Setup of build 68:
==> flow/design.v (excerpt) <==
module top_module_d11(
    i_clk,
    i_reset,
    i_start,
    i_load,
    i_enc_dec,
    i_pt1,
    i_pt2,
    i_key1,
    i_key2,
    i_r,
    o_ct1,
    o_ct2,
    o_done
);
Settings: LEC_CHECK=0, ABC_AREA=1, CAP_MARGIN=25, CELL_PAD_IN_SITES_DETAIL_PLACEMENT=1, CELL_PAD_IN_SITES_GLOBAL_PLACEMENT=3, CORE_ASPECT_RATIO=1.46, CORE_MARGIN=4, CORE_UTILIZATION=30, CTS_CLUSTER_DIAMETER=132, HOLD_SLACK_MARGIN=0.02, MIN_ROUTING_LAYER=met2, PLACE_DENSITY=0.35, SLEW_MARGIN=35; clock period 3.51 ns.
run.sh (not shown) runs the stock make flow with config.mk's settings and CLKGATE_MAP_FILE=.
Completing all stages was not enough for build 68: its layout failed the final checks because of setup timing.
--- input diff build 68..build 89 ---
Settings: MIN_ROUTING_LAYER no longer set, was met2; HOLD_SLACK_MARGIN now 0.01, was 0.02; ABC_AREA now 0, was 1.
==> results <==
The final report for build 89 shows a completed flow and a layout that fails verification, specifically setup timing.
Reported for build 68 and build 89, total buffers and inverters traversed by the critical path turned out identical to the last digit.
From build 68 to build 89 the numbers moved as follows: synthesized netlist cell count moved down; fmax moved up; design area moved down.
Here is what was changed in the inputs of build 54 compared with build 89.
Settings: SETUP_SLACK_MARGIN: unset -> 0.66; SLEW_MARGIN: 35 -> 30; ABC_AREA: 0 -> 1; PLACE_DENSITY_LB_ADDON: unset -> 0.24; PLACE_DENSITY: 0.35 -> unset; HOLD_SLACK_MARGIN: 0.01 -> 0.3; CORE_MARGIN: 4 -> 2; MIN_ROUTING_LAYER: unset -> met2.
Findings:
Looking only at non-clock buffer count, and setting everything else aside, the lower value of build 54 and build 89 goes to build 89.
Build 54 vs build 89 — height of the chip climbed slightly
Delta (build 54 minus build 89): post-layout minimum cycle time went up 250 ps, cell count went up 2374, design area went up 3900 µm², die area went up 2.7%.
The area growth from synthesis to final layout of build 54 falls short of that of build 89 by 0.47 points.
Status build 54: flow complete, layout not clean - setup timing

========
## run 1
top_module_d11 again, from the RTL that the note above started with.
make LEC_CHECK=0 ABC_AREA=0 CAP_MARGIN=25 CELL_PAD_IN_SITES_GLOBAL_PLACEMENT=3 CORE_ASPECT_RATIO=1.46 CORE_MARGIN=8 CORE_UTILIZATION=30 CTS_CLUSTER_DIAMETER=134 HOLD_SLACK_MARGIN=0.01 PLACE_DENSITY=0.4 SLEW_MARGIN=25 finish   # period 3.51 ns
Run 1 finished every stage; the final checks, however, were not passed, the failures being negative setup slack.
What run 2 does differently from run 1 at the input level:
- GPL_ROUTABILITY_DRIVEN: unset -> 0
- PLACE_DENSITY: 0.4 -> unset
- CELL_PAD_IN_SITES_DETAIL_PLACEMENT: unset -> 2
- HOLD_SLACK_MARGIN: 0.01 -> unset
- SLEW_MARGIN: 25 -> 30
- MAX_ROUTING_LAYER: unset -> met4
- PLACE_DENSITY_LB_ADDON: unset -> 0.24
- MIN_ROUTING_LAYER: unset -> met2
- SETUP_SLACK_MARGIN: unset -> 0.66
- CTS_CLUSTER_DIAMETER: 134 -> 132
- CORE_UTILIZATION: 30 -> 34
- CORE_MARGIN: 8 -> 2
- ABC_AREA: 0 -> 1
--- outcome ---
- When run 2 is set beside run 1, its instance area at placement turns out to be about 3.6% larger.
- The remaining runs in run 1 and run 2 completed every stage, whereas run 2 halted early.
- Measured against each other, run 1 and run 2 differ in net count after synthesis, the lower figure coming from run 1.
- As of run 2, yosys synthesis chip area had risen by a few percent compared to run 1.
- Clock buffer count from CTS, run 1 and run 2: larger value in run 1
- Run 2 ends up with higher simple logic cell fraction of the synthesized area than run 1 does.
- STATUS post-synth design cell area: run 2 loses against run 1
- Run 1 -> run 2: sum of net half-perimeters after detailed placement increased by more than 10%
Input changes introduced in run 3 (baseline for comparison: run 2):
- clearing GPL_ROUTABILITY_DRIVEN, which used to be 0
- swapping 34 for 30 in CORE_UTILIZATION
- clearing MAX_ROUTING_LAYER, which used to be met4
- putting HOLD_SLACK_MARGIN at 0.02 where nothing was set
- swapping 2 for 4 in CORE_MARGIN
- swapping 2 for 1 in CELL_PAD_IN_SITES_DETAIL_PLACEMENT
- swapping 30 for 0 in SLEW_MARGIN
Notes after the runs:
Run 3 ended with more die size than run 2. From run 2 to run 3, number of port buffers did not move at all. Side by side, setup slack after placement turned out lower in run 3 than in run 2. Compared run 2 against run 3; number of cells produced by synthesis within noise. Run 3: flow complete, layout not clean; failing: negative setup slack. Run 2 did not run to completion, as it errored out during global routing (5_1_grt).

========
== yarrow ==
top_module_d11 again, from the RTL that the note above started with.
==> flow/config.mk <==
export PLATFORM = sky130hd
export DESIGN_NAME = top_module_d11
export DESIGN_NICKNAME = top_module_d11
export VERILOG_FILES = /design/flow/design.v
export SDC_FILE = /design/flow/constraint.sdc
export NUM_CORES = 4
export LEC_CHECK = 0
export CAP_MARGIN = 20
export CORE_MARGIN = 2
export CORE_UTILIZATION = 72
export CTS_CLUSTER_DIAMETER = 347
export CTS_CLUSTER_SIZE = 37
export HOLD_SLACK_MARGIN = 0.3
export PLACE_DENSITY_LB_ADDON = 0.05
export SETUP_SLACK_MARGIN = 0.86
export SLEW_MARGIN = 20
==> flow/constraint.sdc <==
create_clock -name core_clock -period 3.34 [get_ports {i_clk}]
set_input_delay 0.6680 -clock core_clock [delete_from_list [all_inputs] [get_ports {i_clk}]]
set_output_delay 0.6680 -clock core_clock [all_outputs]
set_load 0.01 [all_outputs]
clock tree synthesis: yarrow exited with error
The following lists how juniper was set up differently from yarrow:
# yarrow
export LEC_CHECK = 0
export CAP_MARGIN = 20
export CORE_MARGIN = 2
export CORE_UTILIZATION = 72
export CTS_CLUSTER_DIAMETER = 347
export CTS_CLUSTER_SIZE = 37
export HOLD_SLACK_MARGIN = 0.3
export PLACE_DENSITY_LB_ADDON = 0.05
export SETUP_SLACK_MARGIN = 0.86
export SLEW_MARGIN = 20
create_clock -name core_clock -period 3.34 [get_ports {i_clk}]
# juniper
export LEC_CHECK = 0
export CAP_MARGIN = 20
export CORE_MARGIN = 2
export CORE_UTILIZATION = 16
export SETUP_SLACK_MARGIN = 0.1
export SLEW_MARGIN = 20
create_clock -name core_clock -period 7.21 [get_ports {i_clk}]
Findings:
juniper finished every step from synthesis to the final layout, and the layout passed the timing, design-rule and antenna checks. Per the comparison of juniper with yarrow, synthesized cell count did not really move; number of placed instances, taps included went up; die size went up; synthesized area did not really move; number of register bits inferred by synthesis did not really move. Delta (juniper minus yarrow): simple-gate area share of the yosys netlist closely matched the old numbers; last weighted congestion value of the routability-driven placer decreased by 0.20 relative to the old numbers; area after detailed placement decreased by about 1.7% relative to the old numbers; floorplan-stage core utilization decreased by 57 points relative to the old numbers. Core area: higher on juniper. In the metrics for yarrow and juniper, the one carrying the higher sum of net half-perimeters after detailed placement is juniper.
What willow does differently from juniper at the input level:
# juniper
export LEC_CHECK = 0
export CAP_MARGIN = 20
export CORE_MARGIN = 2
export CORE_UTILIZATION = 16
export SETUP_SLACK_MARGIN = 0.1
export SLEW_MARGIN = 20
create_clock -name core_clock -period 7.21 [get_ports {i_clk}]
# willow
export LEC_CHECK = 0
export CAP_MARGIN = 20
export CORE_MARGIN = 2
export CORE_UTILIZATION = 66
export MAX_ROUTING_LAYER = met4
export SLEW_MARGIN = 20
create_clock -name core_clock -period 4.52 [get_ports {i_clk}]
Notes after the runs:
Status willow: flow complete, layout not clean - negative setup slack
Taking juniper as the reference, in willow non-clock buffer count shows an increase of 19%, final worst-path cycle share shows an increase of 7.8 points, smallest setup slack after layout shows a reduction of 0.47 ns, share of the core filled by cells before placement shows an increase of 50 points.
Die extent in x: lower on willow
Measured against juniper, the die outline area of willow comes out at 0.25 times the reference value.
Diff juniper -> willow | antenna diode instance count | down by more than 10%
juniper -> willow: portion of netlist area occupied by mux cells delta 0, exact match
Fraction of cell area in non-clock buffers up 2.5 points in willow wrt juniper

========
Starting RTL as in the previous note.
Settings: LEC_CHECK=0, ABC_AREA=1, CAP_MARGIN=25, CELL_PAD_IN_SITES_GLOBAL_PLACEMENT=0, CORE_ASPECT_RATIO=0.71, CORE_MARGIN=2, CORE_UTILIZATION=58, CTS_CLUSTER_DIAMETER=253, HOLD_SLACK_MARGIN=0.01, SETUP_SLACK_MARGIN=-0.22, SLEW_MARGIN=25; clock period 3.34 ns.
The starting point reached the layout checks and failed them: negative setup slack.
Then changed:
ABC_AREA = unset   (was 1)
CAP_MARGIN = 20   (was 25)
CELL_PAD_IN_SITES_GLOBAL_PLACEMENT = unset   (was 0)
CORE_ASPECT_RATIO = unset   (was 0.71)
CORE_UTILIZATION = 70   (was 58)
CTS_CLUSTER_DIAMETER = unset   (was 253)
CTS_CLUSTER_SIZE = 37   (was unset)
HOLD_SLACK_MARGIN = unset   (was 0.01)
SETUP_SLACK_MARGIN = unset   (was -0.22)
SLEW_MARGIN = 20   (was 25)
clock period = 4.75 ns   (was 3.34 ns; I/O delays follow)
Effect:
- The new run produced a layout that fails on negative setup slack
- first-iteration DRC count decreases by 32%
- sequential share of layout area came out higher by 5.7 points
- routed wire length goes down by 21%
Then changed:
CORE_UTILIZATION = 40   (was 70)
CTS_CLUSTER_SIZE = unset   (was 37)
SETUP_SLACK_MARGIN = 1.05   (was unset)
clock period = 5.75 ns   (was 4.75 ns; I/O delays follow)
- The changed run completed with no timing, DRC or antenna violations
- flip-flop count does not change
- worst setup slack improved by 1000 ps
- wire length is higher by 4.3%
Then changed:
ABC_AREA = 1   (was unset)
CORE_UTILIZATION = 58   (was 40)
CTS_CLUSTER_DIAMETER = 253   (was unset)
SETUP_SLACK_MARGIN = unset   (was 1.05)
clock period = 3.7 ns   (was 5.75 ns; I/O delays follow)
The changed run reached the layout checks and failed them: negative setup slack.
Via count rises by 43%.
Register-to-register slack got worse by 2200 ps.
Global-route usage is higher by 19 points.
Sequential share of layout area shrinks by 3.0 points.
Core utilization goes up by 28 points.
First-iteration DRC count went up by 130%.
Then changed:
CORE_UTILIZATION = 21   (was 58)
CTS_CLUSTER_DIAMETER = unset   (was 253)
CTS_CLUSTER_SIZE = 44   (was unset)
SETUP_SLACK_MARGIN = 0.1   (was unset)
clock period = 6.0 ns   (was 3.7 ns; I/O delays follow)
Outcome: The changed run finished clean. Utilization drops by 54 points. Routed wire length climbs by 5.4%. Count of clock-buffer cells in the layout climbs by 18. Die size climbs to 2.7 times its value. Via count drops by 15%. Area after synthesis is unchanged. Sequential cell count is unchanged. Synthesized cell count stays the same.
Then changed:
ABC_AREA = unset   (was 1)
CELL_PAD_IN_SITES_DETAIL_PLACEMENT = 0   (was unset)
CELL_PAD_IN_SITES_GLOBAL_PLACEMENT = 2   (was unset)
CORE_ASPECT_RATIO = 1.73   (was unset)
CORE_MARGIN = 8   (was 2)
CORE_UTILIZATION = 40   (was 21)
CTS_CLUSTER_SIZE = 36   (was 44)
GPL_ROUTABILITY_DRIVEN = 0   (was unset)
MAX_ROUTING_LAYER = met5   (was unset)
SETUP_SLACK_MARGIN = unset   (was 0.1)
SLEW_MARGIN = 5   (was 20)
TNS_END_PERCENT = 65   (was unset)
Worst setup slack gets worse by 110 ps; final area drops by 8.6%; register-to-register slack gets worse by 270 ps; synthesized area drops by 4.5%.

========
run A:
Starting RTL as in the previous note.
## top_module_d11
module top_module_d11(
    i_clk,
    i_reset,
    i_start,
    i_load,
    i_enc_dec,
    i_pt1,
    i_pt2,
    i_key1,
    i_key2,
    i_r,
    o_ct1,
    o_ct2,
    o_done
);
make LEC_CHECK=0 CAP_MARGIN=20 CELL_PAD_IN_SITES_GLOBAL_PLACEMENT=1 CORE_MARGIN=9 CORE_UTILIZATION=35 GPL_ROUTABILITY_DRIVEN=1 HOLD_SLACK_MARGIN=0.04 MAX_ROUTING_LAYER=met5 PLACE_DENSITY_LB_ADDON=0.25 SETUP_SLACK_MARGIN=1.82 SLEW_MARGIN=20 TNS_END_PERCENT=90 finish   # period 10.1 ns
Looking at the reports, run A completed the entire flow and the layout it produced met the timing, design-rule and antenna checks.
Input-level comparison between run B and run A:
Settings: MAX_ROUTING_LAYER changed from met5 to met4; SETUP_SLACK_MARGIN removed (was 1.82); PLACE_DENSITY_LB_ADDON removed (was 0.25); CORE_UTILIZATION changed from 35 to 40; HOLD_SLACK_MARGIN removed (was 0.04); GPL_ROUTABILITY_DRIVEN removed (was 1); TNS_END_PERCENT changed from 90 to 65; CORE_MARGIN changed from 9 to 2; CELL_PAD_IN_SITES_GLOBAL_PLACEMENT removed (was 1); the clock period (ns, I/O delays scaled along) changed from 10.1 to 6.0.
Results
Run B finished every stage and its layout cleared the timing, design-rule and antenna checks.
Relative to run A, the relative area of non-clock buffer cells in the final design of run B is higher by 0.89 points.
Setup slack is lower on run B
Run B vs run A, die area went down by 18%.
In the metrics for run B and run A, the one carrying the lower number of search-and-repair iterations in the first detailed-routing pass is run A.
Diff run A -> run B: TritonCTS buffer count saw a decrease, final area saw an increase.
#### Input delta (run C over run B)
Settings: MAX_ROUTING_LAYER no longer set, was met4; SETUP_SLACK_MARGIN now 0.1, previously not set; TNS_END_PERCENT no longer set, was 65; the clock period (ns, I/O delays scaled along) now 5.57, was 6.0.
Results
Relative to run B, worst path setup slack after routing has decreased by 36 ps in run C. As far as synthesized area divided by synthesized cell count goes, run C and run B are indistinguishable; the numbers are identical. Going from run B to run C, highest fanout seen on the critical path lost 6, critical path depth picked up an extra 1. Diff run B..run C | utilization | negligible.
Changes in run D relative to run C:
Settings: CORE_UTILIZATION changed from 40 to 58; CTS_CLUSTER_SIZE newly set to 46; the clock period (ns, I/O delays scaled along) changed from 5.57 to 4.76.
## What came out
Proportion of cell area spent on the clock network of run C is on par with run D.
Run D vs run C: post-route standard cell area excluding fillers up in run D
Number of clock buffers in the layout of run D falls short of that of run C by more than 10%.
Number of signal-net buffers in the layout was higher in run D than in run C.
Number of instances in the placed design: run D vs run C down about 6.5%
Relative to run C, buffer share of cell area increased by 1.4 points in run D.
Wire length of the first global-routing pass on run D is down relative to run C.

========
Setup of build 4:
top_module_d11 again, from the RTL that the note above started with.
export LEC_CHECK = 0
export ABC_AREA = 1
export CAP_MARGIN = 20
export CELL_PAD_IN_SITES_DETAIL_PLACEMENT = 1
export CELL_PAD_IN_SITES_GLOBAL_PLACEMENT = 3
export CORE_MARGIN = 2
export CORE_UTILIZATION = 24
export CTS_CLUSTER_SIZE = 72
export MAX_ROUTING_LAYER = met4
export PLACE_DENSITY_LB_ADDON = 0.26
export SLEW_MARGIN = 20
create_clock -name core_clock -period 3.59 [get_ports {i_clk}]
Build 4: complete, dirty (negative setup slack)
#### Input delta (build 20 over build 4)
- putting SETUP_SLACK_MARGIN at -0.3 where nothing was set
- clearing PLACE_DENSITY_LB_ADDON, which used to be 0.26
- clearing CELL_PAD_IN_SITES_GLOBAL_PLACEMENT, which used to be 3
- swapping 24 for 66 in CORE_UTILIZATION
- swapping 72 for 41 in CTS_CLUSTER_SIZE
- clearing ABC_AREA, which used to be 1
- clearing CELL_PAD_IN_SITES_DETAIL_PLACEMENT, which used to be 1
- swapping 3.59 for 4.09 in the clock period (ns, I/O delays scaled along)
- Build 20 finished every stage; the final checks, however, were not passed, the failures being max-capacitance violations, max-slew violations, negative setup slack.
- Build 4: flow complete, layout not clean; failing: negative setup slack
- Measured against build 20, the number of signal-net inverters in the final layout of build 4 comes out at 11 times the reference value.
- From build 4 to build 20 the numbers moved as follows: post-route standard cell area excluding fillers now sits lower; count of pins over their slew limit rose 3.
- [compare] base=build 4 new=build 20: hold slack shows an increase of 0.022 ns, non-clock buffer count decreased by 802 relative to the old numbers.
- On first-iteration DRC count, build 20 does worse than build 4.
- End point of the critical path = o_ct1[35]: build 4; end point of the critical path = IN_REG_INST2[53].in_reg2.state: build 20
- [diff] first-pass GRT wire length, build 20 relative to build 4: improvement
#### Input delta (build 3 over build 20)
- a change of CORE_UTILIZATION from 66 to 40
- a deleted CTS_CLUSTER_SIZE that had been 41
- a change of SETUP_SLACK_MARGIN from -0.3 to 0.1
- a deleted MAX_ROUTING_LAYER that had been met4
- a change of the clock period (ns, I/O delays scaled along) from 4.09 to 5.75
Results
- Per the final summary, build 3 finished and its layout is clean on timing, DRC and antenna.
- Diff build 20 -> build 3: met1 global-route usage lost 19 points, number of clock buffers in the layout picked up an extra about 8%, final design area excluding fillers lost about 5%.
- From build 20 to build 3 the numbers moved as follows: share of the final layout cell area in sequential cells now sits higher, wire length now sits lower.
